===== design/flow/config.mk =====
export PLATFORM = sky130hd
export DESIGN_NAME = alu
export DESIGN_NICKNAME = alu
export VERILOG_FILES = /design/flow/design.v
export SDC_FILE = /design/flow/constraint.sdc
export NUM_CORES = 4
export LEC_CHECK = 0
export CAP_MARGIN = 20
export CORE_MARGIN = 2
export CORE_UTILIZATION = 68
export CTS_CLUSTER_SIZE = 98
export PLACE_DENSITY = 0.36
export SLEW_MARGIN = 20
export TNS_END_PERCENT = 30

===== design/flow/constraint.sdc =====
create_clock -name core_clock -period 7.17 [get_ports {i_clk}]
set_input_delay 1.4340 -clock core_clock [delete_from_list [all_inputs] [get_ports {i_clk}]]
set_output_delay 1.4340 -clock core_clock [all_outputs]
set_load 0.01 [all_outputs]

===== design/flow/design.v =====
module alu (
    input               i_clk,
    input               i_rst_n,
    input               i_valid,
    input signed [11:0] i_data_a,
    input signed [11:0] i_data_b,
    input        [2:0]  i_inst,
    output              o_valid,
    output       [11:0] o_data,
    output              o_overflow
);
reg  [11:0] o_data_w, o_data_r;
reg         o_valid_w, o_valid_r;
reg         o_overflow_w, o_overflow_r;
reg  [19:0] data_old;
reg         overflow_old;
wire [12:0] data_add, data_sub, data_mean;
wire [23:0] data_mul;
wire [19:0] data_mul_round;
wire [20:0] data_mac;
wire [11:0] data_a_abs, data_b_abs;
assign o_valid = o_valid_r;
assign o_data = o_data_r;
assign o_overflow = o_overflow_r;
assign data_add = {i_data_a[11], i_data_a} + {i_data_b[11], i_data_b};
assign data_sub = {i_data_a[11], i_data_a} - {i_data_b[11], i_data_b};
assign data_mul = {{12{i_data_a[11]}}, i_data_a} * {{12{i_data_b[11]}}, i_data_b};
assign data_mul_round = {data_mul[23], data_mul[23:5]} + {19'd0, data_mul[4]};
assign data_mac = {data_mul_round[19], data_mul_round} + {data_old[19], data_old};
assign data_mean = data_add >> 1;
assign data_a_abs = i_data_a[11]? ~(i_data_a)+12'd1: i_data_a;
assign data_b_abs = i_data_b[11]? ~(i_data_b)+12'd1: i_data_b;
always@(*) begin
  o_data_w = 12'd0;
  o_valid_w = i_valid;
  o_overflow_w = 1'b0;
  case(i_inst)
    3'b000: begin  
      o_overflow_w = ^data_add[12:11];
      o_data_w = data_add[11:0];
    end
    3'b001: begin  
      o_overflow_w = ^data_sub[12:11];
      o_data_w = data_sub[11:0];
    end
    3'b010: begin  
      o_data_w = data_mul_round[11:0];
      o_overflow_w = ~(data_mul_round[19:11] == 9'b1_1111_1111 | data_mul_round[19:11] == 9'b0_0000_0000);
    end
    3'b011: begin  
      o_data_w = data_mac[11:0]; 
      o_overflow_w = ~(data_mac[20:11] == 10'b11_1111_1111 | data_mac[20:11] == 10'b00_0000_0000) | overflow_old;
    end
    3'b100: begin  
      o_data_w = ~(i_data_a ^ i_data_b);
    end
    3'b101: begin  
      o_data_w = ~i_data_a[11]? i_data_a: 12'd0;
    end
    3'b110: begin  
      o_data_w = data_mean[11:0];
    end
    3'b111: begin  
      o_data_w = (data_a_abs >= data_b_abs)? data_a_abs: data_b_abs;
    end
  endcase
end
always@(posedge i_clk or negedge i_rst_n) begin
  if(~i_rst_n) begin
    o_data_r <= 12'd0;
    o_overflow_r <= 1'b0;
    o_valid_r <= 1'b0;
  end 
  else begin
    o_data_r <= o_data_w;
    o_overflow_r <= o_overflow_w;
    o_valid_r <= o_valid_w;
  end
end
always@(posedge i_clk or negedge i_rst_n) begin
  if(~i_rst_n) begin
    data_old <= 20'd0;
    overflow_old <= 1'b0;
  end
  else if(i_valid) begin
    if(i_inst == 3'b011)begin
      data_old <= {{8{o_data_w[11]}}, o_data_w};
      overflow_old <= o_overflow_w;
    end
    else begin
      data_old <= 20'd0;
      overflow_old <= 1'b0;
    end
  end
end
endmodule

===== design/flow/run.sh =====
#!/bin/bash
# the make line also repeats each setting of config.mk as NAME=value (left out here)
make -C /OpenROAD-flow-scripts/flow DESIGN_CONFIG=/design/flow/config.mk WORK_HOME=/design/flow/orfs CLKGATE_MAP_FILE= finish

==> out/results.ini, run 1 <==
[run_status]
run_status = aborted with a tool error
failed_stage = global routing (5_1_grt)
stop_error = [ERROR GRT-0116] Global routing finished with congestion. Check the congestion regions in the DRC Viewer.

[synth]
synth-edff-count = 0
synthAdderAreaFrac_pct = 39.9
yosys.area.top_type_share_pct = 27.0
yosys.cell_count.top_type = sky130_fd_sc_hd__inv_1
post_synth_num_cell_types = 73
yosys_register_bits = 27
topCombFamilyByArea = adder cells
synth.top_cells.by_count = 217 x sky130_fd_sc_hd__inv_1, 141 x sky130_fd_sc_hd__fa_1, 135 x sky130_fd_sc_hd__nand2_1, 108 x sky130_fd_sc_hd__ha_1, 86 x sky130_fd_sc_hd__nor2_1
netlist_area_um2 = 10500
post_synth_inst_count = 1312
simple_gate_area_share_pct = 19.0
post_synth_mux_area_share_pct = 1.45
async_reset_ff_share_pct = 100
ys_top_cells_by_area = sky130_fd_sc_hd__fa_1 27%, sky130_fd_sc_hd__ha_1 13%, sky130_fd_sc_hd__inv_1 7.8%
synth-xor-area-share_pct = 7.26
ys_area_um2 = 10500
ys_dominant_reg_cell = sky130_fd_sc_hd__dfrtp_1
post_synth.cell_area_avg_um2 = 7.98
ys_seq_share_pct = 6.45
cells_yosys = 1312
floorplan.nets = 1591
synthDominantAreaCellType = sky130_fd_sc_hd__fa_1
synthesis.yosys.warnings = 1
synth.cellmix.compoundShare_pct = 16.2

[clocking]
htreeDepth = 1
cts.hold.buffers_added = 0
cts_root_buffer = sky130_fd_sc_hd__clkbuf_16
cts-buffers-inserted = 3
clock_path_buffers = 2
clock_sinks = 27

[floorplan]
die_area_um2 = 16400
io_pins = 44
floorplan.die.width_um = 128
core_area_um2 = 15100
core.rowCount = 45
floorplan.core_util_pct = 69.1
fp.dieH_um = 128

[placed_design]
port_buffers = 43
finalWeightedCongestion = 0.951
dp.final_hpwl_um = 28700

[global_route]
grt.total_usage_pct = 69.2
grt_remaining_overflow = 3

==> metrics by stage <==
stage	setup WS, ns	area, µm²	std cells	util [%]
after CTS	-1.40	14200	1803	93.8
after detailed placement	-2.49	13100	1745	86.3
after global placement	-2.34	13100	1745	86.3
after floorplan	-1.44	10800	1312	-
==> timing repair <==
action / CTS
setup buffers: 50
gates cloned: 5
gates resized: 229
setup endpoints to repair: 18
pin swaps: 100
==> routing by layer <==
layer	GRT overflow	track usage, %
met5	0	18.6
met1	0	69.3
met2	1	91.5
met3	0	44.8
met4	2	71.6
==> inputs of run 2 (changes only) <==
Settings changed: CAP_MARGIN 20 to 30, CORE_UTILIZATION 68 to 72, CTS_CLUSTER_SIZE 98 to unset, PLACE_DENSITY 0.36 to unset, SETUP_SLACK_MARGIN set to -0.41, SLEW_MARGIN 20 to 5, TNS_END_PERCENT 30 to unset.
Clock period 7.17 ns to 5.28 ns, I/O delays scaled along.
==> out/results.ini, run 2 <==
[run_status]
failed_stage = clock tree synthesis (4_1_cts)
run_status = aborted with a tool error
stop_error = [ERROR DPL-0038] Utilization greater than 100%, impossible to legalize

[placed_design]
dp.final_hpwl_um = 30900  ; +7.8%
port_buffers = 43  ; unchanged
finalWeightedCongestion = 0.984  ; +3.5%

[synth]
synthesis.yosys.warnings = 1  ; unchanged
ys_area_um2 = 10500  ; unchanged
topCombFamilyByArea = adder cells
floorplan.nets = 1591  ; unchanged
cells_yosys = 1312  ; unchanged
post_synth_inst_count = 1312  ; unchanged
ys_dominant_reg_cell = sky130_fd_sc_hd__dfrtp_1
async_reset_ff_share_pct = 100  ; unchanged
yosys.area.top_type_share_pct = 27.0  ; unchanged
synth.top_cells.by_count = 217 x sky130_fd_sc_hd__inv_1, 141 x sky130_fd_sc_hd__fa_1, 135 x sky130_fd_sc_hd__nand2_1, 108 x sky130_fd_sc_hd__ha_1, 86 x sky130_fd_sc_hd__nor2_1
simple_gate_area_share_pct = 19.0  ; unchanged
yosys.cell_count.top_type = sky130_fd_sc_hd__inv_1
synth-xor-area-share_pct = 7.26  ; unchanged
ys_top_cells_by_area = sky130_fd_sc_hd__fa_1 27%, sky130_fd_sc_hd__ha_1 13%, sky130_fd_sc_hd__inv_1 7.8%
netlist_area_um2 = 10500  ; unchanged
synth.cellmix.compoundShare_pct = 16.2  ; unchanged
synth-edff-count = 0  ; unchanged
yosys_register_bits = 27  ; unchanged
synthDominantAreaCellType = sky130_fd_sc_hd__fa_1
synthAdderAreaFrac_pct = 39.9  ; unchanged
post_synth_num_cell_types = 73  ; unchanged
ys_seq_share_pct = 6.45  ; unchanged
post_synth.cell_area_avg_um2 = 7.98  ; unchanged
post_synth_mux_area_share_pct = 1.45  ; unchanged

[floorplan]
io_pins = 44  ; unchanged
fp.dieH_um = 125  ; -2.7%
core.rowCount = 44  ; -2.2%
floorplan.core_util_pct = 72.9  ; +3.7 points
floorplan.die.width_um = 125  ; -2.7%
die_area_um2 = 15500  ; -5.4%
core_area_um2 = 14400  ; -5.1%

-- run 2: metrics by stage --
| step | hold slack (ns) | utilization [%] | cells | setup WS, ns | cell area [µm²] |
|---|---|---|---|---|---|
| after floorplan | 0.485 | - | 1312 | -2.95 | 10800 |
| after global placement | 0.495 | 91.3 | 1743 | -3.61 | 13100 |
| after detailed placement | 0.514 | 91.3 | 1743 | -4.14 | 13100 |
==> inputs of run 3 (changes only) <==
Settings changed: ABC_AREA set to 1, CAP_MARGIN 30 to 20, CELL_PAD_IN_SITES_DETAIL_PLACEMENT set to 1, CELL_PAD_IN_SITES_GLOBAL_PLACEMENT set to 1, CORE_ASPECT_RATIO set to 0.9, CORE_UTILIZATION 72 to 40, CTS_CLUSTER_DIAMETER set to 361, CTS_CLUSTER_SIZE set to 50, GPL_ROUTABILITY_DRIVEN set to 0, GPL_TIMING_DRIVEN set to 1, HOLD_SLACK_MARGIN set to 0.01, MAX_ROUTING_LAYER set to met4, MIN_ROUTING_LAYER set to met2, PLACE_DENSITY set to 0.54, SETUP_SLACK_MARGIN -0.41 to unset, SLEW_MARGIN 5 to 15, TNS_END_PERCENT set to 10.
Clock period 5.28 ns to 12.5 ns, I/O delays scaled along.
==> out/results.ini, run 3 <==
[run_status]
run_status = complete, no violations

[timing]
final-max-slew-violation-count = 0
setup_viol_count_final = 0
worst_slew_margin_rel_pct = 23.2
fin_ws_ns = 1.35
unrepaired_setup_endpoints_after_global_routing = no
peak_freq_ghz = 0.0896
post-route-period-util_pct = 89.2
setup_tns_ns = 0
skew_ns = 0.00438
timing.final.crit_period_ns = 11.15
worst-slew-pin-transition_ns = 1.15
fin_hold_ws_ns = 0.506
finalHoldViolCount = 0

[placed_design]
port_buffers = 43  ; unchanged
dp.final_hpwl_um = 34100  ; +10%
dp_worst_setup_slack_ns = 1.38  ; +5.52 ns

[setup_path]
critical_path_required_ns = 12.65
worst-r2r-cell-count = 11
crit-reg2reg-capture = o_data_r[11]
highest_net_fanout_along_the_worst_path = 15
cp-end-kind = flop
critPathMostFrequentCell = sky130_fd_sc_hd__nand2_1
cpMaxStageDelayCell = sky130_fd_sc_hd__clkdlybuf4s50_1
r2r_start = data_old[10]
worstSetupPathType = in2reg
worstPathArrival_ns = 11.31
r2r_setup_slack_ns = 9.31
sort_of_element_at_the_start_of_the_critical_path = primary input
cp_num_cells = 33
setup.worst_path.start = i_data_b[11]
cp-endpoint = o_data_r[11]
cp.buffers_inverters = 7
critical-path-top-delay-family = adder cells
critPathMaxStageDelay_ns = 0.71

[global_route]
grt_max_degree = 28
grt_pass1_wl_um = 66900
grt.total_usage_pct = 46.1
grt_remaining_overflow = 0
number_of_global_route_vias_before_repair = 17900
grt_antenna_before_repair = 1

[synth]
ys_top_cells_by_area = sky130_fd_sc_hd__fa_1 25%, sky130_fd_sc_hd__nand2_1 14%, sky130_fd_sc_hd__inv_1 13%
synthDominantAreaCellType = sky130_fd_sc_hd__fa_1
ys_area_um2 = 11300  ; +8.1%
ys_seq_share_pct = 5.97  ; -0.48 points
yosys.area.top_type_share_pct = 24.9  ; -2.0 points
synth.cellmix.compoundShare_pct = 10.8  ; -5.4 points
topCombFamilyByArea = adder cells
cells_yosys = 1704  ; +30%
synthesis.yosys.warnings = 1  ; unchanged
ys_dominant_reg_cell = sky130_fd_sc_hd__dfrtp_1
yosys.cell_count.top_type = sky130_fd_sc_hd__nand2_1
post_synth_num_cell_types = 48  ; -34%
async_reset_ff_share_pct = 100  ; unchanged
floorplan.nets = 1983  ; +25%
post_synth_mux_area_share_pct = 0  ; -1.4 points
netlist_area_um2 = 11300  ; +8.1%
synth-edff-count = 0  ; unchanged
synth.top_cells.by_count = 411 x sky130_fd_sc_hd__nand2_1, 401 x sky130_fd_sc_hd__inv_1, 141 x sky130_fd_sc_hd__fa_1, 108 x sky130_fd_sc_hd__ha_1, 98 x sky130_fd_sc_hd__nor2_1
simple_gate_area_share_pct = 28.0  ; +8.9 points
synth-xor-area-share_pct = 3.40  ; -3.9 points
yosys_register_bits = 27  ; unchanged
synthAdderAreaFrac_pct = 36.9  ; -3.0 points
post_synth_inst_count = 1704  ; +30%
post_synth.cell_area_avg_um2 = 6.65  ; -17%

[clocking]
htreeDepth = 1
postCtsResizedCells = 0
tritoncts = built
cts_root_buffer = sky130_fd_sc_hd__clkbuf_16
clock_sinks = 27
cts_setup_buffers = 0
clock_path_buffers = 2
clkSlewWorstSetupHoldPaths_ns = 0.07
cts.hold.buffers_added = 0
clock_latency_ns = 0.26
cts-buffers-inserted = 3

[layout]
synthesis_to_layout_area_growth_pct = 7.88
finalNetCount = 2000
logic_area_um2 = 8950
final.fill_count = 3707
seqCellArea_um2 = 676
postLayoutCoreUtil_pct = 43.8

[detailed_routing]
wl_per_cell_um = 20.1
detail-route-antenna-nets = 0
drt_first_pass_iters = 8
wl_um = 41800
post-route-drc-count = 0
via_count = 15500
iteration_0_drc_markers = 2441
via_per_inst = 7.41

[min_path]
hold_path_class = reg2reg
worst_hold_path.num_cells = 2
min_from = overflow_old
holdPathEnd = overflow_old

[floorplan]
die_area_um2 = 29700  ; +91%
floorplan.core_util_pct = 40.6  ; -32 points
core.rowCount = 58  ; +32%
floorplan.die.width_um = 181  ; +46%
io_pins = 44  ; unchanged
core_area_um2 = 27900  ; +94%
fp.dieH_um = 164  ; +31%

[job]
tool_warnings = 41
max-cap-violations = 0

==> run 3: cell type report <==
class / instances / share of cell area [%]
Sequential cell: 27 / 5.53
Timing Repair Buffer: 53 / 4.14
Inverter: 410 / 12.6
Clock buffer: 3 / 0.615
Clock inverter: 1 / 0.0615
Antenna cell: 5 / 0.102
Multi-Input combinational cell: 1226 / 73.3
Tap cell: 360 / 3.69
==> run 3: stage by stage <==
step | std cells | area [µm²]
final | 2085 | 12200
after global routing | 2085 | 12200
after CTS | 2080 | 12200
after detailed placement | 2076 | 12100
after global placement | 2076 | 12100
after floorplan | 1704 | 11300
==> run 3: metal layers <==
metal  up-vias  wire, µm  global-route usage [%]
li1       5254         -                       -
met1      5589         0                       -
met2      4185     20900                    53.9
met3       424     17400                    61.4
met4         0      3560                    4.25
met5         -         0                       -
==> inputs of run 4 (changes only) <==
Settings changed: ABC_AREA 1 to unset, CELL_PAD_IN_SITES_DETAIL_PLACEMENT 1 to 0, CELL_PAD_IN_SITES_GLOBAL_PLACEMENT 1 to 0, CORE_ASPECT_RATIO 0.9 to 0.5, CORE_UTILIZATION 40 to 54, CTS_CLUSTER_DIAMETER 361 to 219, CTS_CLUSTER_SIZE 50 to 100, GPL_ROUTABILITY_DRIVEN 0 to 1, HOLD_SLACK_MARGIN 0.01 to unset, MAX_ROUTING_LAYER met4 to met5, MIN_ROUTING_LAYER met2 to unset, PLACE_DENSITY 0.54 to 0.83, SETUP_SLACK_MARGIN set to -0.63, SLEW_MARGIN 15 to 20, TNS_END_PERCENT 10 to unset.
Clock period 12.5 ns to 9.36 ns, I/O delays scaled along.
==> out/results.ini, run 4 <==
[run_status]
run_status = failed layout checks
check-failures = negative setup slack

[clocking]
cts-buffers-inserted = 3  ; unchanged
cts.hold.buffers_added = 0  ; unchanged
tritoncts = built
cts_root_buffer = sky130_fd_sc_hd__clkbuf_16
htreeDepth = 1  ; unchanged
clock_path_buffers = 2  ; unchanged
clock_latency_ns = 0.27  ; about the same
clock_sinks = 27  ; unchanged
clkSlewWorstSetupHoldPaths_ns = 0.07  ; about the same

[floorplan]
floorplan.die.width_um = 201  ; +11%
io_pins = 44  ; unchanged
core.rowCount = 35  ; -40%
floorplan.core_util_pct = 56.0  ; +15 points
fp.dieH_um = 102  ; -37%
die_area_um2 = 20600  ; -31%
core_area_um2 = 18700  ; -33%

[layout]
synthesis_to_layout_area_growth_pct = 27.0
design_area_um2 = 13300  ; +8.9%
postLayoutCoreUtil_pct = 71.1  ; +27 points
finalNetCount = 1840  ; -8.0%
finalNonFillerCells = 1819  ; -13%

[global_route]
grt_remaining_overflow = 0  ; unchanged
grt_antenna_before_repair = 0  ; -1
number_of_global_route_vias_before_repair = 10800  ; -40%
grt_pass1_wl_um = 55400  ; -17%
grt.total_usage_pct = 34.4  ; -12 points
grt_max_degree = 30  ; +7.1%

[synth]
post_synth_num_cell_types = 73  ; +52%
synth.top_cells.by_count = 217 x sky130_fd_sc_hd__inv_1, 141 x sky130_fd_sc_hd__fa_1, 135 x sky130_fd_sc_hd__nand2_1, 108 x sky130_fd_sc_hd__ha_1, 86 x sky130_fd_sc_hd__nor2_1
ys_seq_share_pct = 6.45  ; +0.48 points
synthDominantAreaCellType = sky130_fd_sc_hd__fa_1
ys_top_cells_by_area = sky130_fd_sc_hd__fa_1 27%, sky130_fd_sc_hd__ha_1 13%, sky130_fd_sc_hd__inv_1 7.8%
yosys_register_bits = 27  ; unchanged
netlist_area_um2 = 10500  ; -7.5%
synth-edff-count = 0  ; unchanged
synthAdderAreaFrac_pct = 39.9  ; +3.0 points
ys_dominant_reg_cell = sky130_fd_sc_hd__dfrtp_1
synth-xor-area-share_pct = 7.26  ; +3.9 points
yosys.cell_count.top_type = sky130_fd_sc_hd__inv_1
topCombFamilyByArea = adder cells
async_reset_ff_share_pct = 100  ; unchanged
yosys.area.top_type_share_pct = 27.0  ; +2.0 points
synth.cellmix.compoundShare_pct = 16.2  ; +5.4 points
post_synth_mux_area_share_pct = 1.45  ; +1.4 points
simple_gate_area_share_pct = 19.0  ; -8.9 points
post_synth.cell_area_avg_um2 = 7.98  ; +20%
ys_area_um2 = 10500  ; -7.5%
floorplan.nets = 1591  ; -20%
post_synth_inst_count = 1312  ; -23%
cells_yosys = 1312  ; -23%
synthesis.yosys.warnings = 1  ; unchanged

[placed_design]
post_dp_area_um2 = 12900  ; +6.6%
dp_worst_setup_slack_ns = -0.963  ; -2.34 ns
placed_cells = 1810  ; -13%
port_buffers = 43  ; unchanged
dp.final_hpwl_um = 29400  ; -14%
finalWeightedCongestion = 1.00

[detailed_routing]
antenna_cells = 0  ; -5
drt_first_pass_iters = 5  ; -3
via_per_inst = 5.78  ; -22%
post-route-drc-count = 0  ; unchanged
via_count = 10500  ; -32%
wl_um = 34400  ; -18%
wl_per_cell_um = 18.9  ; -5.9%
detail-route-antenna-nets = 0  ; unchanged
iteration_0_drc_markers = 850  ; -65%

[job]
tool_warnings = 39  ; -4.9%
max-cap-violations = 0  ; unchanged

[setup_path]
r2r_setup_slack_ns = 5.78  ; -3.53 ns
cp.buffers_inverters = 7  ; unchanged
critical-path-top-delay-family = adder cells
setup.worst_path.start = i_data_a[5]
cpMaxStageDelayCell = sky130_fd_sc_hd__fa_1
critPathMaxStageDelay_ns = 0.56  ; -0.15 ns
critical_path_required_ns = 9.46  ; -3.19 ns
worstPathArrival_ns = 9.86  ; -1.45 ns
crit-reg2reg-capture = overflow_old
highest_net_fanout_along_the_worst_path = 10  ; -5
cp-endpoint = overflow_old
worstSetupPathType = in2reg
worst-r2r-cell-count = 14  ; +3
sort_of_element_at_the_start_of_the_critical_path = primary input
r2r_start = data_old[0]
cp_num_cells = 32  ; -3.0%
cp-end-kind = flop
critPathMostFrequentCell = sky130_fd_sc_hd__fa_1

[timing]
final-max-slew-violation-count = 0  ; unchanged
setup_tns_ns = -1.03  ; -1.03 ns
finalHoldViolCount = 0  ; unchanged
post-route-period-util_pct = 104  ; +15 points
timing.final.crit_period_ns = 9.76
peak_freq_ghz = 0.102
worst-slew-pin-transition_ns = 1.04  ; -0.108 ns
worst_slew_margin_rel_pct = 30.4  ; +7.2 points
skew_ns = 0.00647  ; +0.00209 ns
setup_viol_count_final = 3  ; +3
fin_ws_ns = -0.403  ; -1.75 ns

[min_path]
min_from = data_old[3]
hold_path_class = reg2reg
worst_hold_path.num_cells = 1  ; -1
holdPathEnd = data_old[3]

## run 4: final cells by class
class                           count  area, µm²
Inverter                          219        822
Fill cell                        1445       5400
Clock inverter                      1       7.51
Clock buffer                        3       75.1
Sequential cell                    27        676
Tap cell                          259        324
Timing Repair Buffer              298       2390
Multi-Input combinational cell   1012       9000
## run 4: timing repair
| item | 4_1_cts | 5_1_grt |
|---|---|---|
| buffers inserted | 2 | 4 |
| setup endpoints to repair | 1 | 3 |
| pin swaps | 0 | 16 |
| resized | 1 | 51 |
| gates cloned | 0 | 0 |
## run 4: metrics by stage
step	hold WS [ns]
6_report	0.523
5_1_grt	0.540
4_1_cts	0.522
3_5_place_dp	0.506
3_3_place_gp	0.497
2_1_floorplan	0.487
## run 4: routing by layer
metal  GRT usage, %  vias to the layer above  routed length, µm
met5              0                        -                  0
met4           9.57                        0                703
met3           8.26                       67               3570
met2           56.3                      492              15300
met1           46.1                     5138              14800
li1               -                     4818                  -
==> inputs of run 5 (changes only) <==
Settings changed: ABC_AREA set to 0, CAP_MARGIN 20 to 15, CELL_PAD_IN_SITES_DETAIL_PLACEMENT 0 to unset, CELL_PAD_IN_SITES_GLOBAL_PLACEMENT 0 to unset, CORE_ASPECT_RATIO 0.5 to unset, CORE_MARGIN 2 to 9, CORE_UTILIZATION 54 to 21, CTS_CLUSTER_DIAMETER 219 to unset, CTS_CLUSTER_SIZE 100 to unset, GPL_ROUTABILITY_DRIVEN 1 to unset, GPL_TIMING_DRIVEN 1 to 0, MAX_ROUTING_LAYER met5 to unset, PLACE_DENSITY 0.83 to unset, SETUP_SLACK_MARGIN -0.63 to unset, TNS_END_PERCENT set to 100.
Clock period 9.36 ns to 10.4 ns, I/O delays scaled along.
==> out/results.ini, run 5 <==
[synth]
ys_seq_share_pct = 6.45  ; unchanged
cells_yosys = 1312  ; unchanged
floorplan.nets = 1591  ; unchanged
synth.cellmix.compoundShare_pct = 16.2  ; unchanged
simple_gate_area_share_pct = 19.0  ; unchanged
async_reset_ff_share_pct = 100  ; unchanged
ys_top_cells_by_area = sky130_fd_sc_hd__fa_1 27%, sky130_fd_sc_hd__ha_1 13%, sky130_fd_sc_hd__inv_1 7.8%
post_synth_mux_area_share_pct = 1.45  ; unchanged
synthDominantAreaCellType = sky130_fd_sc_hd__fa_1
yosys_register_bits = 27  ; unchanged
post_synth_inst_count = 1312  ; unchanged
topCombFamilyByArea = adder cells
synth.top_cells.by_count = 217 x sky130_fd_sc_hd__inv_1, 141 x sky130_fd_sc_hd__fa_1, 135 x sky130_fd_sc_hd__nand2_1, 108 x sky130_fd_sc_hd__ha_1, 86 x sky130_fd_sc_hd__nor2_1
synthesis.yosys.warnings = 1  ; unchanged
post_synth.cell_area_avg_um2 = 7.98  ; unchanged
synth-xor-area-share_pct = 7.26  ; unchanged
yosys.cell_count.top_type = sky130_fd_sc_hd__inv_1
ys_dominant_reg_cell = sky130_fd_sc_hd__dfrtp_1
post_synth_num_cell_types = 73  ; unchanged
ys_area_um2 = 10500  ; unchanged
synth-edff-count = 0  ; unchanged
netlist_area_um2 = 10500  ; unchanged
yosys.area.top_type_share_pct = 27.0  ; unchanged
synthAdderAreaFrac_pct = 39.9  ; unchanged

[floorplan]
die_area_um2 = 58200  ; +180%
floorplan.core_util_pct = 21.3  ; -35 points
core_area_um2 = 49200  ; +160%
core.rowCount = 81  ; +130%
io_pins = 44  ; unchanged
floorplan.die.width_um = 241  ; +20%
fp.dieH_um = 241  ; +140%

[setup_path]
crit-reg2reg-capture = overflow_old
worstSetupPathType = in2reg
critical_path_required_ns = 10.51  ; +1.05 ns
sort_of_element_at_the_start_of_the_critical_path = primary input
cp.buffers_inverters = 5  ; -2
setup.worst_path.start = i_data_b[4]
cp-end-kind = flop
cp_num_cells = 30  ; -6.3%
worst-r2r-cell-count = 15  ; +1
cp-endpoint = overflow_old
highest_net_fanout_along_the_worst_path = 10  ; unchanged
cpMaxStageDelayCell = sky130_fd_sc_hd__clkdlybuf4s50_1
r2r_setup_slack_ns = 6.87  ; +1.09 ns
critPathMaxStageDelay_ns = 0.59  ; +0.03 ns
critical-path-top-delay-family = adder cells
worstPathArrival_ns = 10.25  ; +0.39 ns
r2r_start = data_old[0]
critPathMostFrequentCell = sky130_fd_sc_hd__fa_1

[detailed_routing]
via_count = 9481  ; -9.8%
antenna_cells = 0  ; unchanged
wl_um = 32600  ; -5.0%
via_per_inst = 4.65  ; -20%
detail-route-antenna-nets = 0  ; unchanged
iteration_0_drc_markers = 812  ; -4.5%
wl_per_cell_um = 16.0  ; -15%
drt_first_pass_iters = 5  ; unchanged
post-route-drc-count = 0  ; unchanged

[layout]
postLayoutCoreUtil_pct = 25.1  ; -46 points
finalNetCount = 1657  ; -9.9%
final.fill_count = 5351  ; +270%
design_area_um2 = 12400  ; -7.1%
synthesis_to_layout_area_growth_pct = 17.9

[global_route]
grt_pass1_wl_um = 52600  ; -5.1%
grt_remaining_overflow = 0  ; unchanged
grt.total_usage_pct = 11.2  ; -23 points
grt_antenna_before_repair = 2  ; +2
number_of_global_route_vias_before_repair = 9679  ; -10%
grt_max_degree = 28  ; -6.7%

[clocking]
clock_path_buffers = 2  ; unchanged
clock_sinks = 27  ; unchanged
clkSlewWorstSetupHoldPaths_ns = 0.07  ; about the same
htreeDepth = 1  ; unchanged
cts.hold.buffers_added = 0  ; unchanged
clock_latency_ns = 0.26  ; about the same
tritoncts = built
cts-buffers-inserted = 3  ; unchanged
cts_root_buffer = sky130_fd_sc_hd__clkbuf_16

[job]
tool_warnings = 39  ; unchanged
max-cap-violations = 0  ; unchanged

[placed_design]
dp.final_hpwl_um = 27600  ; -6.1%
finalWeightedCongestion = 0.908  ; -9.6%
post_dp_area_um2 = 11700  ; -9.3%
dp_worst_setup_slack_ns = -2.05  ; -1.09 ns
port_buffers = 43  ; unchanged

[timing]
final-max-slew-violation-count = 0  ; unchanged
finalHoldViolCount = 0  ; unchanged
timing.final.crit_period_ns = 10.14
skew_ns = 0.00515  ; -0.00132 ns
post-route-period-util_pct = 97.5  ; -6.8 points
fin_ws_ns = 0.263  ; +0.666 ns
setup_viol_count_final = 0  ; -3
worst-slew-pin-transition_ns = 0.757  ; -0.283 ns
fin_hold_ws_ns = 0.517  ; -0.00617 ns
worst_slew_margin_rel_pct = 49.4  ; +19 points
peak_freq_ghz = 0.0986

[run_status]
run_status = complete, no violations

[min_path]
holdPathEnd = data_old[5]
hold_path_class = reg2reg
min_from = data_old[5]
worst_hold_path.num_cells = 1  ; unchanged

## run 5: cell type report
cell class / instances / area (µm²) / area share (%)
multi-input combinational: 1012 / 9090 / 73.6
tap: 664 / 831 / 6.73
inverter: 219 / 826 / 6.69
sequential: 27 / 676 / 5.47
timing repair buffer: 63 / 546 / 4.42
buffer: 52 / 303 / 2.45
clock buffer: 4 / 78.8 / 0.638
## run 5: per-layer routing
metal / global-route usage [%] / share of wire, % / vias to the layer above
li1: - / - / 4464
met1: 15.5 / 46 / 4689
met2: 18.7 / 46 / 290
met3: 1.51 / 6.6 / 36
met4: 1.80 / 1.4 / 2
met5: 0 / 0.040 / -
## run 5: repair_timing
action,in CTS,in global routing
endpoints found under the setup margin,5,3
resized,87,83
cloned,0,0
pin swaps,6,15
buffers inserted,5,15
## run 5: per-stage QoR
stage               instances  setup TNS (ns)
floorplan                1312               0
global placement         2019           -6.39
detailed placement       2019           -6.80
CTS                      2027               0
global route             2041         -0.0228
finish                   2041               0
==> inputs of run 6 (changes only) <==
Settings changed: ABC_AREA 0 to unset, CAP_MARGIN 15 to 20, CORE_MARGIN 9 to 2, CORE_UTILIZATION 21 to 68, CTS_CLUSTER_SIZE set to 98, GPL_TIMING_DRIVEN 0 to unset, PLACE_DENSITY set to 0.35, TNS_END_PERCENT 100 to 30.
Clock period 10.4 ns to 8.51 ns, I/O delays scaled along.
==> out/results.ini, run 6 <==
[run_status]
run_status = aborted with a tool error
failed_stage = global routing (5_1_grt)
stop_error = [ERROR GRT-0116] Global routing finished with congestion. Check the congestion regions in the DRC Viewer.

[placed_design]
placed_cells = 1734  ; -14%
dp.final_hpwl_um = 27800  ; +0.46%
finalWeightedCongestion = 0.968  ; +6.6%
port_buffers = 43  ; unchanged

[floorplan]
die_area_um2 = 16400  ; -72%
floorplan.die.width_um = 128  ; -47%
io_pins = 44  ; unchanged
core_area_um2 = 15100  ; -69%
core.rowCount = 45  ; -44%
fp.dieH_um = 128  ; -47%
floorplan.core_util_pct = 69.1  ; +48 points

[synth]
post_synth.cell_area_avg_um2 = 7.98  ; unchanged
synth-edff-count = 0  ; unchanged
synthesis.yosys.warnings = 1  ; unchanged
yosys.cell_count.top_type = sky130_fd_sc_hd__inv_1
yosys.area.top_type_share_pct = 27.0  ; unchanged
async_reset_ff_share_pct = 100  ; unchanged
synthDominantAreaCellType = sky130_fd_sc_hd__fa_1
post_synth_inst_count = 1312  ; unchanged
synthAdderAreaFrac_pct = 39.9  ; unchanged
cells_yosys = 1312  ; unchanged
post_synth_mux_area_share_pct = 1.45  ; unchanged
synth.cellmix.compoundShare_pct = 16.2  ; unchanged
post_synth_num_cell_types = 73  ; unchanged
synth-xor-area-share_pct = 7.26  ; unchanged
ys_top_cells_by_area = sky130_fd_sc_hd__fa_1 27%, sky130_fd_sc_hd__ha_1 13%, sky130_fd_sc_hd__inv_1 7.8%
netlist_area_um2 = 10500  ; unchanged
ys_area_um2 = 10500  ; unchanged
synth.top_cells.by_count = 217 x sky130_fd_sc_hd__inv_1, 141 x sky130_fd_sc_hd__fa_1, 135 x sky130_fd_sc_hd__nand2_1, 108 x sky130_fd_sc_hd__ha_1, 86 x sky130_fd_sc_hd__nor2_1
simple_gate_area_share_pct = 19.0  ; unchanged
ys_seq_share_pct = 6.45  ; unchanged
yosys_register_bits = 27  ; unchanged
floorplan.nets = 1591  ; unchanged
topCombFamilyByArea = adder cells
ys_dominant_reg_cell = sky130_fd_sc_hd__dfrtp_1

[clocking]
cts-buffers-inserted = 3  ; unchanged
cts_root_buffer = sky130_fd_sc_hd__clkbuf_16
htreeDepth = 1  ; unchanged
cts.hold.buffers_added = 0  ; unchanged
clock_sinks = 27  ; unchanged
clock_path_buffers = 2  ; unchanged

[global_route]
grt_remaining_overflow = 4
grt.total_usage_pct = 62.2

run 6: what timing repair did:
action / in CTS
pin swaps: 88
resized: 181
setup buffers: 55
hold endpoints to repair: 0
gates cloned: 4
endpoints found under the setup margin: 8
run 6: per-layer routing:
metal,GRT usage (%),GRT overflow
met2,86.4,2
met3,35.9,0
met4,60.9,2
met5,4.64,0
met1,64.1,0
run 6: through the flow:
| step | hold slack, ns | instance area (µm²) | worst slack, ns |
|---|---|---|---|
| after floorplan | 0.487 | 10700 | -0.363 |
| after detailed placement | 0.507 | 12900 | -1.31 |
| after global placement | 0.497 | 12900 | -1.07 |
| after CTS | 0.522 | 13800 | -0.288 |
==> inputs of run 7 (changes only) <==
Settings changed: CAP_MARGIN 20 to 30, CORE_MARGIN 2 to 8, CORE_UTILIZATION 68 to 40, CTS_CLUSTER_DIAMETER set to 178, GPL_ROUTABILITY_DRIVEN set to 0, PLACE_DENSITY 0.35 to 0.4, SETUP_SLACK_MARGIN set to -0.68, TNS_END_PERCENT 30 to 10.
Clock period 8.51 ns to 10.0 ns, I/O delays scaled along.
==> out/results.ini, run 7 <==
[run_status]
run_status = complete, no violations

[floorplan]
core.rowCount = 59  ; +31%
die_area_um2 = 31600  ; +93%
floorplan.core_util_pct = 40.4  ; -29 points
floorplan.die.width_um = 178  ; +39%
io_pins = 44  ; unchanged
fp.dieH_um = 178  ; +39%
core_area_um2 = 25900  ; +71%

[synth]
simple_gate_area_share_pct = 19.0  ; unchanged
post_synth.cell_area_avg_um2 = 7.98  ; unchanged
synth.top_cells.by_count = 217 x sky130_fd_sc_hd__inv_1, 141 x sky130_fd_sc_hd__fa_1, 135 x sky130_fd_sc_hd__nand2_1, 108 x sky130_fd_sc_hd__ha_1, 86 x sky130_fd_sc_hd__nor2_1
synth-edff-count = 0  ; unchanged
floorplan.nets = 1591  ; unchanged
cells_yosys = 1312  ; unchanged
ys_area_um2 = 10500  ; unchanged
ys_seq_share_pct = 6.45  ; unchanged
synthesis.yosys.warnings = 1  ; unchanged
post_synth_num_cell_types = 73  ; unchanged
ys_top_cells_by_area = sky130_fd_sc_hd__fa_1 27%, sky130_fd_sc_hd__ha_1 13%, sky130_fd_sc_hd__inv_1 7.8%
netlist_area_um2 = 10500  ; unchanged
synth-xor-area-share_pct = 7.26  ; unchanged
synth.cellmix.compoundShare_pct = 16.2  ; unchanged
yosys.area.top_type_share_pct = 27.0  ; unchanged
topCombFamilyByArea = adder cells
post_synth_mux_area_share_pct = 1.45  ; unchanged
synthAdderAreaFrac_pct = 39.9  ; unchanged
yosys_register_bits = 27  ; unchanged
yosys.cell_count.top_type = sky130_fd_sc_hd__inv_1
synthDominantAreaCellType = sky130_fd_sc_hd__fa_1
ys_dominant_reg_cell = sky130_fd_sc_hd__dfrtp_1
async_reset_ff_share_pct = 100  ; unchanged
post_synth_inst_count = 1312  ; unchanged

[setup_path]
cp.buffers_inverters = 7
critPathMostFrequentCell = sky130_fd_sc_hd__fa_1
worst-r2r-cell-count = 14
cp-end-kind = flop
r2r_start = data_old[0]
critPathMaxStageDelay_ns = 0.54
r2r_setup_slack_ns = 6.55
worstSetupPathType = in2reg
cp_num_cells = 32
critical-path-top-delay-family = adder cells
setup.worst_path.start = i_data_a[4]
cp-endpoint = overflow_old
highest_net_fanout_along_the_worst_path = 16
cpMaxStageDelayCell = sky130_fd_sc_hd__fa_1
worstPathArrival_ns = 10.00
sort_of_element_at_the_start_of_the_critical_path = primary input
critical_path_required_ns = 10.12
crit-reg2reg-capture = overflow_old

[layout]
finalNonFillerCells = 1859
final.fill_count = 2596
synthesis_to_layout_area_growth_pct = 23.8
finalNetCount = 1804

[timing]
peak_freq_ghz = 0.101
skew_ns = 0.00679
worst_slew_margin_rel_pct = 42.1
timing.final.crit_period_ns = 9.88
final-max-slew-violation-count = 0
setup_viol_count_final = 0
worst-slew-pin-transition_ns = 0.866
finalHoldViolCount = 0
post-route-period-util_pct = 98.8
setup_tns_ns = 0

[global_route]
grt_max_degree = 30
grt_remaining_overflow = 0
globalRouteMet2Util_pct = 37.5
grt_antenna_before_repair = 0
gr-usage-met1_pct = 31.2
gr-usage-met3_pct = 1.89
globalRoute.busiestLayer = met2
grt.total_usage_pct = 22.3
number_of_global_route_vias_before_repair = 10100
grt_pass1_wl_um = 55600

[min_path]
hold_path_class = reg2reg
min_from = data_old[2]
holdPathEnd = data_old[2]
worst_hold_path.num_cells = 1

[clocking]
cts_setup_buffers = 0  ; -100%
clock_latency_ns = 0.28
cts_root_buffer = sky130_fd_sc_hd__clkbuf_16
cts.hold.buffers_added = 0  ; unchanged
postCtsResizedCells = 0  ; -100%
tritoncts = built
clock_sinks = 27  ; unchanged
cts-buffers-inserted = 3  ; unchanged
htreeDepth = 1  ; unchanged
clkSlewWorstSetupHoldPaths_ns = 0.08
clock_path_buffers = 2  ; unchanged

[job]
tool_warnings = 41
max-cap-violations = 0

[detailed_routing]
via_count = 9512
drt_first_pass_iters = 5
antenna_cells = 0
iteration_0_drc_markers = 507
via_per_inst = 5.12
post-route-drc-count = 0
wl_per_cell_um = 18.2
detail-route-antenna-nets = 0
wl_um = 33800

[placed_design]
port_buffers = 43  ; unchanged
dp.final_hpwl_um = 29500  ; +6.3%
placed_cells = 1854  ; +6.9%

-- run 7: stage by stage --
step / hold WS [ns] / worst slack (ns) / cell area, µm² / util [%]
floorplan: 0.487 / 0.0132 / 10500 / -
global placement: 0.503 / -0.0891 / 12900 / 49.7
detailed placement: 0.504 / -0.140 / 12900 / 49.7
CTS: 0.528 / 0.138 / 12900 / 50.0
global route: 0.533 / -0.381 / 13000 / 50.0
finish: 0.526 / 0.118 / 13000 / 50.0
-- run 7: layer usage --
layer  vias up  wire [µm]
li1       4747          -
met1      4574      16400
met2       169      15700
met3        22       1280
met4         0        434
met5         -          0
-- run 7: final cells by class --
| type | instances | area [µm²] | area share [%] |
|---|---|---|---|
| Clock buffer | 3 | 75.1 | 0.579 |
| Clock inverter | 1 | 5.00 | 0.0386 |
| Inverter | 219 | 822 | 6.34 |
| Multi-Input combinational cell | 1012 | 8770 | 67.7 |
| Sequential cell | 27 | 676 | 5.21 |
| Tap cell | 335 | 419 | 3.23 |
| Timing Repair Buffer | 262 | 2190 | 16.9 |
==> inputs of run 8 (changes only) <==
Settings changed: ABC_AREA set to 1, CAP_MARGIN 30 to 20, CELL_PAD_IN_SITES_DETAIL_PLACEMENT set to 0, CELL_PAD_IN_SITES_GLOBAL_PLACEMENT set to 0, CORE_ASPECT_RATIO set to 0.98, CORE_MARGIN 8 to 2, CORE_UTILIZATION 40 to 69, CTS_CLUSTER_DIAMETER 178 to 29, CTS_CLUSTER_SIZE 98 to unset, GPL_ROUTABILITY_DRIVEN 0 to 1, GPL_TIMING_DRIVEN set to 1, MAX_ROUTING_LAYER set to met5, PLACE_DENSITY 0.4 to 0.61, SETUP_SLACK_MARGIN -0.68 to -0.3, TNS_END_PERCENT 10 to unset.
Clock period 10.0 ns to 4.02 ns, I/O delays scaled along.
==> out/results.ini, run 8 <==
[floorplan]
fp.dieH_um = 131  ; -26%
floorplan.die.width_um = 133  ; -25%
io_pins = 44  ; unchanged
die_area_um2 = 17500  ; -45%
floorplan.core_util_pct = 70.3  ; +30 points
core_area_um2 = 16100  ; -38%
core.rowCount = 46  ; -22%

[synth]
post_synth_inst_count = 1704  ; +30%
post_synth_num_cell_types = 48  ; -34%
floorplan.nets = 1983  ; +25%
cells_yosys = 1704  ; +30%
ys_top_cells_by_area = sky130_fd_sc_hd__fa_1 25%, sky130_fd_sc_hd__nand2_1 14%, sky130_fd_sc_hd__inv_1 13%
post_synth.cell_area_avg_um2 = 6.65  ; -17%
synthesis.yosys.warnings = 1  ; unchanged
ys_seq_share_pct = 5.97  ; -0.48 points
synthAdderAreaFrac_pct = 36.9  ; -3.0 points
simple_gate_area_share_pct = 28.0  ; +8.9 points
topCombFamilyByArea = adder cells
ys_dominant_reg_cell = sky130_fd_sc_hd__dfrtp_1
ys_area_um2 = 11300  ; +8.1%
yosys_register_bits = 27  ; unchanged
synth.top_cells.by_count = 411 x sky130_fd_sc_hd__nand2_1, 401 x sky130_fd_sc_hd__inv_1, 141 x sky130_fd_sc_hd__fa_1, 108 x sky130_fd_sc_hd__ha_1, 98 x sky130_fd_sc_hd__nor2_1
async_reset_ff_share_pct = 100  ; unchanged
yosys.area.top_type_share_pct = 24.9  ; -2.0 points
synth.cellmix.compoundShare_pct = 10.8  ; -5.4 points
synth-xor-area-share_pct = 3.40  ; -3.9 points
yosys.cell_count.top_type = sky130_fd_sc_hd__nand2_1
synthDominantAreaCellType = sky130_fd_sc_hd__fa_1
netlist_area_um2 = 11300  ; +8.1%
post_synth_mux_area_share_pct = 0  ; -1.4 points
synth-edff-count = 0  ; unchanged

[run_status]
failed_stage = clock tree synthesis (4_1_cts)
stop_error = [ERROR DPL-0038] Utilization greater than 100%, impossible to legalize
run_status = aborted with a tool error

[placed_design]
finalWeightedCongestion = 1.19
dp.final_hpwl_um = 37000  ; +26%
placed_cells = 2205  ; +19%
port_buffers = 43  ; unchanged

run 8: through the flow:
stage	hold slack [ns]	instance area [µm²]	worst slack [ns]
after floorplan	0.457	12200	-2.75
after global placement	0.474	14800	-3.78
after detailed placement	0.493	14800	-4.09
==> inputs of run 9 (changes only) <==
Settings changed: ABC_AREA 1 to unset, CELL_PAD_IN_SITES_DETAIL_PLACEMENT 0 to unset, CELL_PAD_IN_SITES_GLOBAL_PLACEMENT 0 to unset, CORE_ASPECT_RATIO 0.98 to unset, CORE_UTILIZATION 69 to 65, CTS_CLUSTER_DIAMETER 29 to 50, GPL_ROUTABILITY_DRIVEN 1 to unset, GPL_TIMING_DRIVEN 1 to unset, HOLD_SLACK_MARGIN set to -0.05, MAX_ROUTING_LAYER met5 to unset, PLACE_DENSITY 0.61 to unset, SETUP_SLACK_MARGIN -0.3 to unset, TNS_END_PERCENT set to 5.
Clock period 4.02 ns to 8.96 ns, I/O delays scaled along.
==> out/results.ini, run 9 <==
[run_status]
run_status = failed layout checks
check-failures = negative setup slack

[synth]
async_reset_ff_share_pct = 100  ; unchanged
topCombFamilyByArea = adder cells
floorplan.nets = 1591  ; -20%
ys_dominant_reg_cell = sky130_fd_sc_hd__dfrtp_1
synthDominantAreaCellType = sky130_fd_sc_hd__fa_1
yosys.cell_count.top_type = sky130_fd_sc_hd__inv_1
synth-xor-area-share_pct = 7.26  ; +3.9 points
ys_seq_share_pct = 6.45  ; +0.48 points
ys_area_um2 = 10500  ; -7.5%
synth.top_cells.by_count = 217 x sky130_fd_sc_hd__inv_1, 141 x sky130_fd_sc_hd__fa_1, 135 x sky130_fd_sc_hd__nand2_1, 108 x sky130_fd_sc_hd__ha_1, 86 x sky130_fd_sc_hd__nor2_1
ys_top_cells_by_area = sky130_fd_sc_hd__fa_1 27%, sky130_fd_sc_hd__ha_1 13%, sky130_fd_sc_hd__inv_1 7.8%
netlist_area_um2 = 10500  ; -7.5%
post_synth_num_cell_types = 73  ; +52%
post_synth.cell_area_avg_um2 = 7.98  ; +20%
post_synth_inst_count = 1312  ; -23%
synthesis.yosys.warnings = 1  ; unchanged
synth-edff-count = 0  ; unchanged
yosys_register_bits = 27  ; unchanged
yosys.area.top_type_share_pct = 27.0  ; +2.0 points
post_synth_mux_area_share_pct = 1.45  ; +1.4 points
cells_yosys = 1312  ; -23%
synth.cellmix.compoundShare_pct = 16.2  ; +5.4 points
synthAdderAreaFrac_pct = 39.9  ; +3.0 points
simple_gate_area_share_pct = 19.0  ; -8.9 points

[layout]
finalNonFillerCells = 1816
design_area_um2 = 13900
final.fill_count = 819
synthesis_to_layout_area_growth_pct = 32.6
finalNetCount = 1880

[timing]
worst_slew_margin_rel_pct = 26.5
final-max-slew-violation-count = 0
timing.final.crit_period_ns = 9.73
worst-slew-pin-transition_ns = 1.10
unrepaired_setup_endpoints_after_global_routing = yes
setup_viol_count_final = 3
skew_ns = 0.00482
peak_freq_ghz = 0.103
post-route-period-util_pct = 109
fin_ws_ns = -0.774
finalHoldViolCount = 0

[detailed_routing]
via_per_inst = 6.46
via_count = 11700
post-route-drc-count = 0
iteration_0_drc_markers = 1432
wl_per_cell_um = 22.5
wl_um = 40900
antenna_cells = 0
detail-route-antenna-nets = 0
drt_first_pass_iters = 8

[global_route]
grt_remaining_overflow = 0
grt_pass1_wl_um = 60700
number_of_global_route_vias_before_repair = 11800
grt_antenna_before_repair = 0
grt_max_degree = 30
grt.total_usage_pct = 46.6

[setup_path]
cp_num_cells = 31
sort_of_element_at_the_start_of_the_critical_path = primary input
cp-endpoint = overflow_old
critical_path_required_ns = 9.07
highest_net_fanout_along_the_worst_path = 4
worstSetupPathType = in2reg
critPathMaxStageDelay_ns = 0.78
r2r_start = data_old[0]
cpMaxStageDelayCell = sky130_fd_sc_hd__fa_1
critPathMostFrequentCell = sky130_fd_sc_hd__fa_1
cp-end-kind = flop
cp.buffers_inverters = 6
crit-reg2reg-capture = overflow_old
r2r_setup_slack_ns = 5.49
worstPathArrival_ns = 9.84
setup.worst_path.start = i_data_a[3]
worst-r2r-cell-count = 14
critical-path-top-delay-family = adder cells

[clocking]
clock_sinks = 27
clkSlewWorstSetupHoldPaths_ns = 0.07
cts_root_buffer = sky130_fd_sc_hd__clkbuf_16
htreeDepth = 1
clock_latency_ns = 0.27
clock_path_buffers = 2
tritoncts = built
cts-buffers-inserted = 3

[floorplan]
die_area_um2 = 17100  ; -1.8%
fp.dieH_um = 131  ; about the same
core.rowCount = 46  ; unchanged
floorplan.core_util_pct = 66.2  ; -4.1 points
core_area_um2 = 15800  ; -1.8%
floorplan.die.width_um = 131  ; -1.9%
io_pins = 44  ; unchanged

[job]
tool_warnings = 44
max-cap-violations = 0

[placed_design]
dp.final_hpwl_um = 27000  ; -27%
finalWeightedCongestion = 0.949  ; -21%
placed_cells = 1752  ; -21%
port_buffers = 43  ; unchanged
post_dp_area_um2 = 12900  ; -13%

[min_path]
holdPathEnd = data_old[10]
hold_path_class = reg2reg
min_from = data_old[10]
worst_hold_path.num_cells = 1

## run 9: timing repair
action                                  4_1_cts  5_1_grt
endpoints found under the setup margin        3        5
hold buffers                                  0        0
pin swaps                                    69       18
hold endpoints to repair                      0        0
cloned                                        4        0
resized                                     145       36
setup buffers                                51        6
## run 9: area by class of cell
cell class / count / area, µm² / area share (%)
multi-input cells: 1012 / 9280 / 66.8
clock buffers: 3 / 75.1 / 0.541
repair buffers: 338 / 2740 / 19.8
clock inverters: 1 / 7.51 / 0.0541
inverters: 219 / 831 / 5.98
well taps: 216 / 270 / 1.95
flip-flops and latches: 27 / 676 / 4.87
## run 9: through the flow
step / hold WS (ns) / utilization (%) / setup WS, ns / TNS, ns
5_1_grt: 0.540 / 87.7 / -1.03 / -3.14
3_3_place_gp: 0.497 / 81.3 / -0.729 / -2.07
6_report: 0.518 / 87.7 / -0.774 / -1.91
2_1_floorplan: 0.487 / - / -0.00321 / -0.00321
4_1_cts: 0.519 / 86.5 / -0.0122 / -0.0122
3_5_place_dp: 0.506 / 81.3 / -0.959 / -2.79
## run 9: routing by layer
metal / global-route usage [%] / share of wire, % / wire (µm)
met1: 53.9 / 33 / 13400
met3: 13.6 / 12 / 5030
met2: 76.2 / 45 / 18400
met5: 0 / 0 / 0
met4: 29.7 / 9.9 / 4050
==> inputs of run 10 (changes only) <==
Settings changed: CORE_UTILIZATION 65 to 22, CTS_CLUSTER_DIAMETER 50 to unset, HOLD_SLACK_MARGIN -0.05 to unset, TNS_END_PERCENT 5 to unset.
Clock period 8.96 ns to 15.3 ns, I/O delays scaled along.
==> out/results.ini, run 10 <==
[clocking]
clock_latency_ns = 0.27  ; about the same
tritoncts = built
htreeDepth = 1  ; unchanged
cts.hold.buffers_added = 0  ; unchanged
cts-buffers-inserted = 3  ; unchanged
clkSlewWorstSetupHoldPaths_ns = 0.07  ; about the same
cts_root_buffer = sky130_fd_sc_hd__clkbuf_16
clock_path_buffers = 2  ; unchanged
clock_sinks = 27  ; unchanged
postCtsResizedCells = 0  ; -100%
cts_setup_buffers = 0  ; -100%

[timing]
final-max-slew-violation-count = 0  ; unchanged
unrepaired_setup_endpoints_after_global_routing = no
skew_ns = 0.00862  ; +0.00381 ns
setup_viol_count_final = 0  ; -3
finalHoldViolCount = 0  ; unchanged
worst_slew_margin_rel_pct = 24.5  ; -2.0 points
post-route-period-util_pct = 81.7  ; -27 points
worst-slew-pin-transition_ns = 1.13  ; +0.0297 ns
setup_tns_ns = 0  ; +1.91 ns
timing.final.crit_period_ns = 12.50
peak_freq_ghz = 0.0800

[layout]
seqCellArea_um2 = 676  ; unchanged
finalNetCount = 1595  ; -15%
synthesis_to_layout_area_growth_pct = 10.9
final.fill_count = 5154  ; +530%
logic_area_um2 = 8770  ; -5.5%

[synth]
floorplan.nets = 1591  ; unchanged
synth.top_cells.by_count = 217 x sky130_fd_sc_hd__inv_1, 141 x sky130_fd_sc_hd__fa_1, 135 x sky130_fd_sc_hd__nand2_1, 108 x sky130_fd_sc_hd__ha_1, 86 x sky130_fd_sc_hd__nor2_1
post_synth_inst_count = 1312  ; unchanged
ys_area_um2 = 10500  ; unchanged
post_synth_num_cell_types = 73  ; unchanged
cells_yosys = 1312  ; unchanged
async_reset_ff_share_pct = 100  ; unchanged
synthAdderAreaFrac_pct = 39.9  ; unchanged
netlist_area_um2 = 10500  ; unchanged
ys_seq_share_pct = 6.45  ; unchanged
post_synth_mux_area_share_pct = 1.45  ; unchanged
yosys.area.top_type_share_pct = 27.0  ; unchanged
yosys.cell_count.top_type = sky130_fd_sc_hd__inv_1
synthesis.yosys.warnings = 1  ; unchanged
synth-xor-area-share_pct = 7.26  ; unchanged
synthDominantAreaCellType = sky130_fd_sc_hd__fa_1
ys_top_cells_by_area = sky130_fd_sc_hd__fa_1 27%, sky130_fd_sc_hd__ha_1 13%, sky130_fd_sc_hd__inv_1 7.8%
ys_dominant_reg_cell = sky130_fd_sc_hd__dfrtp_1
post_synth.cell_area_avg_um2 = 7.98  ; unchanged
synth.cellmix.compoundShare_pct = 16.2  ; unchanged
yosys_register_bits = 27  ; unchanged
simple_gate_area_share_pct = 19.0  ; unchanged
topCombFamilyByArea = adder cells
synth-edff-count = 0  ; unchanged

[detailed_routing]
wl_per_cell_um = 16.3  ; -27%
detail-route-antenna-nets = 0  ; unchanged
post-route-drc-count = 0  ; unchanged
wl_um = 31400  ; -23%
iteration_0_drc_markers = 867  ; -39%
drt_first_pass_iters = 5  ; -3
via_per_inst = 4.83  ; -25%
via_count = 9293  ; -21%

[min_path]
min_from = data_old[8]
holdPathEnd = data_old[8]
worst_hold_path.num_cells = 1  ; unchanged
hold_path_class = reg2reg

[global_route]
number_of_global_route_vias_before_repair = 9539  ; -19%
grt_antenna_before_repair = 1  ; +1
gr-usage-met3_pct = 1.31  ; -12 points
globalRoute.busiestLayer = met2
grt_pass1_wl_um = 51800  ; -15%
globalRouteMet2Util_pct = 21.8  ; -54 points
grt_remaining_overflow = 0  ; unchanged
gr-usage-met1_pct = 18.0  ; -36 points
grt_max_degree = 30  ; unchanged
grt.total_usage_pct = 12.9  ; -34 points

[setup_path]
sort_of_element_at_the_start_of_the_critical_path = primary input
worstSetupPathType = in2reg
critPathMaxStageDelay_ns = 1.02  ; +0.24 ns
critPathMostFrequentCell = sky130_fd_sc_hd__fa_1
highest_net_fanout_along_the_worst_path = 17  ; +13
cp-endpoint = overflow_old
cp-end-kind = flop
critical_path_required_ns = 15.41  ; +6.34 ns
cpMaxStageDelayCell = sky130_fd_sc_hd__clkdlybuf4s50_1
setup.worst_path.start = i_data_b[11]
r2r_start = data_old[0]
worst-r2r-cell-count = 14  ; unchanged
cp.buffers_inverters = 4  ; -2
cp_num_cells = 29  ; -6.5%
worstPathArrival_ns = 12.61  ; +2.77 ns
r2r_setup_slack_ns = 11.75  ; +6.26 ns
critical-path-top-delay-family = adder cells
crit-reg2reg-capture = overflow_old

[floorplan]
core_area_um2 = 46800  ; +200%
floorplan.core_util_pct = 22.4  ; -44 points
die_area_um2 = 49400  ; +190%
io_pins = 44  ; unchanged
floorplan.die.width_um = 222  ; +70%
fp.dieH_um = 222  ; +70%
core.rowCount = 79  ; +72%

[run_status]
run_status = complete, no violations

[job]
tool_warnings = 39  ; -11%
max-cap-violations = 0  ; unchanged

[placed_design]
port_buffers = 43  ; unchanged
finalWeightedCongestion = 0.927  ; -2.3%
dp.final_hpwl_um = 25600  ; -5.3%

==> run 10: cell type report <==
| class | count | area share (%) |
|---|---|---|
| sequential | 27 | 5.82 |
| multi-input combinational | 1012 | 75.5 |
| timing repair buffer | 53 | 4.35 |
| inverter | 219 | 7.08 |
| antenna | 1 | 0.0215 |
| tap | 607 | 6.54 |
| clock buffer | 4 | 0.679 |
==> run 10: through the flow <==
stage	hold WS, ns	utilization, %	instance area [µm²]	setup slack [ns]	cells
2_1_floorplan	0.487	-	10500	4.25	1312
3_3_place_gp	0.498	24.7	11500	2.60	1918
3_5_place_dp	0.505	24.7	11500	2.49	1918
4_1_cts	0.522	24.8	11600	2.76	1922
5_1_grt	0.538	24.8	11600	2.13	1923
6_report	0.519	24.8	11600	2.80	1923
==> run 10: layer usage <==
metal / vias up / routed length (µm)
met3: 41 / 1650
met4: 0 / 548
met2: 297 / 14800
met5: - / 0
met1: 4617 / 14500
li1: 4338 / -
==> inputs of run 11 (changes only) <==
Settings changed: ABC_AREA set to 1, CELL_PAD_IN_SITES_DETAIL_PLACEMENT set to 2, CELL_PAD_IN_SITES_GLOBAL_PLACEMENT set to 1, CORE_ASPECT_RATIO set to 1.17, CORE_MARGIN 2 to 5, CTS_CLUSTER_DIAMETER set to 24, CTS_CLUSTER_SIZE set to 95, MIN_ROUTING_LAYER set to met1, PLACE_DENSITY_LB_ADDON set to 0.29, SETUP_SLACK_MARGIN set to -0.41.
Clock period 15.3 ns to 5.49 ns, I/O delays scaled along.
==> out/results.ini, run 11 <==
[run_status]
run_status = failed layout checks
check-failures = negative setup slack

[detailed_routing]
via_count = 14000  ; +50%
detail-route-antenna-nets = 0  ; unchanged
via_per_inst = 4.98  ; +3.1%
iteration_0_drc_markers = 600  ; -31%
antenna_cells = 0  ; -1
wl_um = 73300  ; +130%
drt_first_pass_iters = 4  ; -1
wl_per_cell_um = 26.1  ; +60%
post-route-drc-count = 0  ; unchanged

[synth]
post_synth_inst_count = 1704  ; +30%
synthDominantAreaCellType = sky130_fd_sc_hd__fa_1
yosys_register_bits = 27  ; unchanged
ys_seq_share_pct = 5.97  ; -0.48 points
synthesis.yosys.warnings = 1  ; unchanged
synthAdderAreaFrac_pct = 36.9  ; -3.0 points
topCombFamilyByArea = adder cells
netlist_area_um2 = 11300  ; +8.1%
post_synth_mux_area_share_pct = 0  ; -1.4 points
post_synth_num_cell_types = 48  ; -34%
async_reset_ff_share_pct = 100  ; unchanged
synth-xor-area-share_pct = 3.40  ; -3.9 points
ys_area_um2 = 11300  ; +8.1%
simple_gate_area_share_pct = 28.0  ; +8.9 points
floorplan.nets = 1983  ; +25%
ys_top_cells_by_area = sky130_fd_sc_hd__fa_1 25%, sky130_fd_sc_hd__nand2_1 14%, sky130_fd_sc_hd__inv_1 13%
yosys.cell_count.top_type = sky130_fd_sc_hd__nand2_1
synth.top_cells.by_count = 411 x sky130_fd_sc_hd__nand2_1, 401 x sky130_fd_sc_hd__inv_1, 141 x sky130_fd_sc_hd__fa_1, 108 x sky130_fd_sc_hd__ha_1, 98 x sky130_fd_sc_hd__nor2_1
cells_yosys = 1704  ; +30%
synth.cellmix.compoundShare_pct = 10.8  ; -5.4 points
post_synth.cell_area_avg_um2 = 6.65  ; -17%
synth-edff-count = 0  ; unchanged
yosys.area.top_type_share_pct = 24.9  ; -2.0 points
ys_dominant_reg_cell = sky130_fd_sc_hd__dfrtp_1

[global_route]
grt_pass1_wl_um = 90800  ; +76%
grt_antenna_before_repair = 1  ; unchanged
number_of_global_route_vias_before_repair = 15700  ; +65%
grt_max_degree = 28  ; -6.7%
grt_remaining_overflow = 0  ; unchanged
grt.total_usage_pct = 20.7  ; +7.8 points

[job]
max-cap-violations = 0  ; unchanged
tool_warnings = 42  ; +7.7%

[timing]
timing.final.crit_period_ns = 8.21
fin_ws_ns = -2.72  ; -5.52 ns
skew_ns = 0.0251  ; +0.0165 ns
worst_slew_margin_rel_pct = 39.2  ; +15 points
peak_freq_ghz = 0.122
finalHoldViolCount = 0  ; unchanged
post-route-period-util_pct = 150  ; +68 points
setup_viol_count_final = 24  ; +24
worst-slew-pin-transition_ns = 0.912  ; -0.216 ns
final-max-slew-violation-count = 0  ; unchanged
setup_tns_ns = -35.46  ; -35.46 ns
unrepaired_setup_endpoints_after_global_routing = yes

[setup_path]
critical-path-top-delay-family = adder cells
crit-reg2reg-capture = o_overflow_r
worstPathArrival_ns = 8.34  ; -4.27 ns
cp-endpoint = o_overflow_r
r2r_start = data_old[18]
highest_net_fanout_along_the_worst_path = 4  ; -13
cp_num_cells = 37  ; +28%
worst-r2r-cell-count = 13  ; -1
cp-end-kind = flop
critPathMaxStageDelay_ns = 0.56  ; -0.46 ns
critical_path_required_ns = 5.62  ; -9.79 ns
cpMaxStageDelayCell = sky130_fd_sc_hd__fa_1
setup.worst_path.start = i_data_b[11]
r2r_setup_slack_ns = 2.21  ; -9.54 ns
worstSetupPathType = in2reg
cp.buffers_inverters = 6  ; +2
sort_of_element_at_the_start_of_the_critical_path = primary input

[clocking]
clock_sinks = 27  ; unchanged
clock_latency_ns = 0.29  ; +0.02 ns
cts.hold.buffers_added = 0  ; unchanged
cts-buffers-inserted = 3  ; unchanged
clkSlewWorstSetupHoldPaths_ns = 0.09  ; +0.02 ns
cts_root_buffer = sky130_fd_sc_hd__clkbuf_16
clock_path_buffers = 2  ; unchanged
tritoncts = built
htreeDepth = 1  ; unchanged

[layout]
final.fill_count = 5755  ; +12%
logic_area_um2 = 11600  ; +32%
synthesis_to_layout_area_growth_pct = 66.4
finalNetCount = 2395  ; +50%
seqCellArea_um2 = 676  ; unchanged

[placed_design]
dp.final_hpwl_um = 44000  ; +72%
finalWeightedCongestion = 0.879  ; -5.2%
port_buffers = 43  ; unchanged

[floorplan]
floorplan.core_util_pct = 22.1  ; -0.30 points
fp.dieH_um = 255  ; +15%
floorplan.die.width_um = 220  ; -1.1%
io_pins = 44  ; unchanged
core_area_um2 = 51200  ; +9.6%
core.rowCount = 90  ; +14%
die_area_um2 = 56100  ; +14%

[min_path]
min_from = data_old[0]
hold_path_class = reg2reg
worst_hold_path.num_cells = 2  ; +1
holdPathEnd = data_old[0]

## run 11: routing by layer
layer	part of all wire (%)	GRT usage, %	up-vias	routed length, µm
met5	0.027	0	-	20
met3	3.6	2.36	263	2650
met4	7.2	9.61	2	5270
met2	54	40.1	422	39400
li1	-	-	6077	-
met1	35	22.0	7209	25900
## run 11: timing repair
item                                    in CTS  in global routing
hold endpoints to repair                     0                  0
endpoints found under the setup margin      24                 24
pin swaps                                  193                202
gates cloned                                 5                  0
buffers inserted                            96                 62
resized                                    423                304
## run 11: through the flow
stage / setup slack [ns] / cell area, µm² / util (%) / cells / hold WS (ns)
floorplan: -1.57 / 12100 / - / 1704 / 0.457
global placement: -2.85 / 15200 / 29.6 / 2657 / 0.473
detailed placement: -3.18 / 15200 / 29.6 / 2657 / 0.498
CTS: -2.00 / 17300 / 33.7 / 2749 / 0.525
global route: -2.89 / 18800 / 36.8 / 2805 / 0.569
finish: -2.72 / 18800 / 36.8 / 2805 / 0.550
## run 11: cell type report
class                   count  area share [%]
repair buffers            448            21.5
inverters                 410            8.45
flip-flops and latches     27            3.59
multi-input cells        1226            61.4
well taps                 690            4.58
clock inverters             1          0.0398
clock buffers               3           0.398
